==> run a <==
==> flow/design.v <==
`timescale 1ns/1ps
module pic_buffer_v2 #(
    parameter DSIZE = 8,
    parameter IMAGE_WIDTH = 256,
    parameter IMAGE_LENGTH= 256,
    parameter BUFFER_SIZE = IMAGE_WIDTH*2+3
) (
	input               clk, 
    input               rst_n,
    input               frame_start,
    input               shift,
	input  [DSIZE-1:0]  sr_in,
    output rng_flag,
    output              sr_pixel_valid,
    output [DSIZE-1:0]  sr_pixel_0, sr_pixel_1, sr_pixel_2,
    output [DSIZE-1:0]  sr_pixel_3, sr_pixel_4, sr_pixel_5,
    output [DSIZE-1:0]  sr_pixel_6, sr_pixel_7, sr_pixel_8 
);
localparam IMAGE_SIZE           = IMAGE_WIDTH*IMAGE_LENGTH;
localparam ISIZE                = $clog2(IMAGE_SIZE+1);
localparam STARTING_OFFSET      = IMAGE_WIDTH+1;
localparam BUFFER_TOP_OFFSET    = IMAGE_WIDTH+2-1;
localparam BUFFER_BOT_OFFSET    = IMAGE_SIZE-IMAGE_WIDTH-1;
localparam WSIZE                = $clog2(IMAGE_WIDTH+1);
localparam CSIZE                = $clog2(STARTING_OFFSET);
localparam TOP_LIMIT = 2*IMAGE_WIDTH-1;
localparam BOT_LIMIT = IMAGE_SIZE-IMAGE_WIDTH-1;
reg [DSIZE-1:0] sr [BUFFER_SIZE-1:0];
reg 			sr_valid;
reg [ISIZE-1:0] image_counter;
reg [WSIZE-1:0] column_counter;
reg [CSIZE-1:0] offset_counter;
wire bottom_shift;
wire init_tag,t_tag,rm_tag,b_tag,r_tag,cm_tag,l_tag;
reg activate_rng;
assign rng_flag = activate_rng;
always @(posedge clk, negedge rst_n) begin
    if (!rst_n) begin
        activate_rng    <= 1'b0;
    end else begin
        if (offset_counter == IMAGE_WIDTH || offset_counter == IMAGE_WIDTH + 1) begin
            activate_rng <= 1'b1;
        end else if (!shift) begin
            activate_rng <= 1'b0;
        end
    end
end
always @(posedge clk, negedge rst_n) begin
    if (!rst_n) begin
        image_counter   <=  'd0;
        column_counter  <=  'd0;
        offset_counter <='d0;
        sr_valid        <= 1'b0;
    end else if (frame_start) begin
        image_counter       <=  'd0;
        offset_counter      <=  'd0;
        column_counter      <=  'd0;
        sr_valid            <= 1'b0;
    end else if ((shift) && (offset_counter <  STARTING_OFFSET)) begin
        sr_valid            <= 1'b0;
        image_counter       <=  'd0;
        column_counter      <=  'd0;
        if (offset_counter == STARTING_OFFSET-1) begin
            offset_counter  <= STARTING_OFFSET;
        end else begin
            offset_counter  <= offset_counter + 'd1;
        end
    end else if (((shift || bottom_shift) && init_tag) && (image_counter != IMAGE_SIZE)) begin
        sr_valid <= 1'b1;
        image_counter <= image_counter + 1;
        if ( column_counter == IMAGE_WIDTH) begin
            column_counter <= 'd1;
        end else begin
            column_counter <= column_counter+ 1;
        end
    end else if ((image_counter == IMAGE_SIZE)) begin
        sr_valid <= 1'b0;
        image_counter <=  'd0;
    end
end
integer n;
always @ (posedge clk)begin
    for (n = BUFFER_SIZE-1; n>0; n = n-1) begin
        sr[n] <= sr[n-1];
    end
    if (shift == 1'b1) begin
        sr[0] <= sr_in;
    end else begin
        sr[0] <= 'd0;
    end
end
assign sr_pixel_valid = sr_valid;
assign bottom_shift = sr_valid && image_counter >= IMAGE_SIZE - IMAGE_WIDTH - 1 && image_counter  <= IMAGE_SIZE;
assign init_tag = offset_counter == STARTING_OFFSET;
assign l_tag    = sr_valid && column_counter == 'd1;
assign r_tag    = sr_valid && column_counter == IMAGE_WIDTH;
assign t_tag    = sr_valid && image_counter  <= 0+IMAGE_WIDTH;
assign b_tag    = sr_valid && image_counter  >= IMAGE_SIZE - IMAGE_WIDTH + 1 && image_counter  <= IMAGE_SIZE;
assign cm_tag   = sr_valid && !(r_tag || l_tag);
assign rm_tag   = sr_valid && !(t_tag || b_tag);
assign sr_pixel_0 = 
(t_tag)?(   
        (r_tag)?    (sr[IMAGE_WIDTH * 1 + 2]):
        (cm_tag)?   (sr[IMAGE_WIDTH * 1 + 2]):
                    (sr[IMAGE_WIDTH * 1 + 1]) 
):(
(rm_tag)?(
        (r_tag)?    (sr[IMAGE_WIDTH * 2 + 2]):
        (cm_tag)?   (sr[IMAGE_WIDTH * 2 + 2]):
                    (sr[IMAGE_WIDTH * 2 + 1]) 
):(
(b_tag)?(
        (r_tag)?    (sr[IMAGE_WIDTH * 2 + 2]):
        (cm_tag)?   (sr[IMAGE_WIDTH * 2 + 2]):
                    (sr[IMAGE_WIDTH * 2 + 1]) 
):('d0)
));
assign sr_pixel_1 = 
(t_tag)?(   
        (r_tag)?    (sr[IMAGE_WIDTH * 1 + 1]):
        (cm_tag)?   (sr[IMAGE_WIDTH * 1 + 1]):
                    (sr[IMAGE_WIDTH * 1 + 1]) 
):(
(rm_tag)?(
        (r_tag)?    (sr[IMAGE_WIDTH * 2 + 1]):
        (cm_tag)?   (sr[IMAGE_WIDTH * 2 + 1]):
                    (sr[IMAGE_WIDTH * 2 + 1]) 
):(
(b_tag)?(
        (r_tag)?    (sr[IMAGE_WIDTH * 2 + 1]):
        (cm_tag)?   (sr[IMAGE_WIDTH * 2 + 1]):
                    (sr[IMAGE_WIDTH * 2 + 1]) 
):('d0)
));
assign sr_pixel_2 = 
(t_tag)?(   
        (r_tag)?    (sr[IMAGE_WIDTH * 1 + 1]):
        (cm_tag)?   (sr[IMAGE_WIDTH * 1 + 0]):
                    (sr[IMAGE_WIDTH * 1 + 0]) 
):(
(rm_tag)?(
        (r_tag)?    (sr[IMAGE_WIDTH * 2 + 1]):
        (cm_tag)?   (sr[IMAGE_WIDTH * 2 + 0]):
                    (sr[IMAGE_WIDTH * 2 + 0]) 
):(
(b_tag)?(
        (r_tag)?    (sr[IMAGE_WIDTH * 2 + 1]):
        (cm_tag)?   (sr[IMAGE_WIDTH * 2 + 0]):
                    (sr[IMAGE_WIDTH * 2 + 0]) 
):('d0)
));
assign sr_pixel_3 = 
(t_tag)?(   
        (r_tag)?    (sr[IMAGE_WIDTH * 1 + 2]):
        (cm_tag)?   (sr[IMAGE_WIDTH * 1 + 2]):
                    (sr[IMAGE_WIDTH * 1 + 1]) 
):(
(rm_tag)?(
        (r_tag)?    (sr[IMAGE_WIDTH * 1 + 2]):
        (cm_tag)?   (sr[IMAGE_WIDTH * 1 + 2]):
                    (sr[IMAGE_WIDTH * 1 + 1]) 
):(
(b_tag)?(
        (r_tag)?    (sr[IMAGE_WIDTH * 1 + 2]):
        (cm_tag)?   (sr[IMAGE_WIDTH * 1 + 2]):
                    (sr[IMAGE_WIDTH * 1 + 1]) 
):('d0)
));
assign sr_pixel_4 = sr[IMAGE_WIDTH * 1 + 1]; 
assign sr_pixel_5 = 
(t_tag)?(   
        (r_tag)?    (sr[IMAGE_WIDTH * 1 + 1]):
        (cm_tag)?   (sr[IMAGE_WIDTH * 1 + 0]):
                    (sr[IMAGE_WIDTH * 1 + 0]) 
):(
(rm_tag)?(
        (r_tag)?    (sr[IMAGE_WIDTH * 1 + 1]):
        (cm_tag)?   (sr[IMAGE_WIDTH * 1 + 0]):
                    (sr[IMAGE_WIDTH * 1 + 0]) 
):(
(b_tag)?(
        (r_tag)?    (sr[IMAGE_WIDTH * 1 + 1]):
        (cm_tag)?   (sr[IMAGE_WIDTH * 1 + 0]):
                    (sr[IMAGE_WIDTH * 1 + 0]) 
):('d0)
));
assign sr_pixel_6 = 
(t_tag)?(   
        (r_tag)?    (sr[IMAGE_WIDTH * 0 + 2]):
        (cm_tag)?   (sr[IMAGE_WIDTH * 0 + 2]):
                    (sr[IMAGE_WIDTH * 0 + 1]) 
):(
(rm_tag)?(
        (r_tag)?    (sr[IMAGE_WIDTH * 0 + 2]):
        (cm_tag)?   (sr[IMAGE_WIDTH * 0 + 2]):
                    (sr[IMAGE_WIDTH * 0 + 1]) 
):(
(b_tag)?(
        (r_tag)?    (sr[IMAGE_WIDTH * 1 + 2]):
        (cm_tag)?   (sr[IMAGE_WIDTH * 1 + 2]):
                    (sr[IMAGE_WIDTH * 1 + 1]) 
):('d0)
));
assign sr_pixel_7 = 
(t_tag)?(   
        (r_tag)?    (sr[IMAGE_WIDTH * 0 + 1]):
        (cm_tag)?   (sr[IMAGE_WIDTH * 0 + 1]):
                    (sr[IMAGE_WIDTH * 0 + 1]) 
):(
(rm_tag)?(
        (r_tag)?    (sr[IMAGE_WIDTH * 0 + 1]):
        (cm_tag)?   (sr[IMAGE_WIDTH * 0 + 1]):
                    (sr[IMAGE_WIDTH * 0 + 1]) 
):(
(b_tag)?(
        (r_tag)?    (sr[IMAGE_WIDTH * 1 + 1]):
        (cm_tag)?   (sr[IMAGE_WIDTH * 1 + 1]):
                    (sr[IMAGE_WIDTH * 1 + 1]) 
):('d0)
));
assign sr_pixel_8 = 
(t_tag)?(   
        (r_tag)?    (sr[IMAGE_WIDTH * 0 + 1]):
        (cm_tag)?   (sr[IMAGE_WIDTH * 0 + 0]):
                    (sr[IMAGE_WIDTH * 0 + 0]) 
):(
(rm_tag)?(
        (r_tag)?    (sr[IMAGE_WIDTH * 0 + 1]):
        (cm_tag)?   (sr[IMAGE_WIDTH * 0 + 0]):
                    (sr[IMAGE_WIDTH * 0 + 0]) 
):(
(b_tag)?(
        (r_tag)?    (sr[IMAGE_WIDTH * 1 + 1]):
        (cm_tag)?   (sr[IMAGE_WIDTH * 1 + 0]):
                    (sr[IMAGE_WIDTH * 1 + 0]) 
):('d0)
 ));
endmodule
==> flow/run.sh <==
#!/bin/bash
# the make line also repeats each setting of config.mk as NAME=value (left out here)
make -C /OpenROAD-flow-scripts/flow DESIGN_CONFIG=/design/flow/config.mk WORK_HOME=/design/flow/orfs CLKGATE_MAP_FILE= finish
==> flow/config.mk <==
export PLATFORM = sky130hd
export DESIGN_NAME = pic_buffer_v2
export DESIGN_NICKNAME = pic_buffer_v2
export VERILOG_FILES = /design/flow/design.v
export SDC_FILE = /design/flow/constraint.sdc
export NUM_CORES = 4
export LEC_CHECK = 0
export ABC_AREA = 1
export CAP_MARGIN = 20
export CORE_ASPECT_RATIO = 0.5
export CORE_MARGIN = 2
export CORE_UTILIZATION = 72
export CTS_CLUSTER_DIAMETER = 313
export CTS_CLUSTER_SIZE = 100
export HOLD_SLACK_MARGIN = 0.28
export PLACE_DENSITY_LB_ADDON = 0.0
export SETUP_SLACK_MARGIN = 0.23
export SLEW_MARGIN = 20
export SYNTH_MEMORY_MAX_BITS = 16384
export TNS_END_PERCENT = 5
==> flow/constraint.sdc <==
create_clock -name core_clock -period 1.51 [get_ports {clk}]
set_input_delay 0.3020 -clock core_clock [delete_from_list [all_inputs] [get_ports {clk}]]
set_output_delay 0.3020 -clock core_clock [all_outputs]
set_load 0.01 [all_outputs]
==> run b (differences from run a) <==
ABC_AREA = unset   (was 1)
CORE_ASPECT_RATIO = unset   (was 0.5)
CORE_UTILIZATION = 70   (was 72)
CTS_CLUSTER_DIAMETER = unset   (was 313)
CTS_CLUSTER_SIZE = 48   (was 100)
HOLD_SLACK_MARGIN = unset   (was 0.28)
PLACE_DENSITY = 0.6   (was unset)
PLACE_DENSITY_LB_ADDON = unset   (was 0.0)
SETUP_SLACK_MARGIN = unset   (was 0.23)
TNS_END_PERCENT = unset   (was 5)
==> flow/constraint.sdc (replaced) <==
create_clock -name core_clock -period 3.62 [get_ports {clk}]
set_input_delay 0.7240 -clock core_clock [delete_from_list [all_inputs] [get_ports {clk}]]
set_output_delay 0.7240 -clock core_clock [all_outputs]
set_load 0.01 [all_outputs]
==> results <==
Run b ended with an error in clock tree synthesis (4_1_cts) (DPL-0033). Run a died in detailed placement (3_5_place_dp). Between run a and run b, the lower area after synthesis is in run b (gap about 0.27%, measured against run b). Of run b and run a, run b has the higher die size (gap about 2.4%, measured against run a). Synthesized cell count: run a is larger than run b (about 4.3%).
==> figures <==
item                                                                                               run a                           run b
Chip area from the yosys synthesis statistics                                                  86400 µm²                       86200 µm²
Parity-gate share of the synthesized area counting xor and xnor cells                            0.00122                         0.00163
Simple logic cell fraction of the synthesized area                                                0.0222                          0.0139
Post-synthesis cell count from yosys                                                                4798                            4599
Yosys adder share                                                                                0.00130                         0.00131
Result of the run                                                              aborted with a tool error       aborted with a tool error
Last stage reached                                                     detailed placement (3_5_place_dp)  clock tree synthesis (4_1_cts)
Share of cell area taken by muxes after synthesis                                                      0                         0.00697
Die boundary width                                                                                494 µm                          355 µm
Part of the Yosys area used for sequential elements                                                0.965                           0.967
Fp util                                                                                            0.730                           0.706
Height of the die                                                                                 249 µm                          355 µm
Instance tally after logic synthesis                                                                4798                            4599
Core Box Area                                                                                 118000 µm²                      122000 µm²
Portion of synthesized cell area occupied by the leading cell type                                 0.954                           0.957
Syn_nets                                                                                            4819                            4620
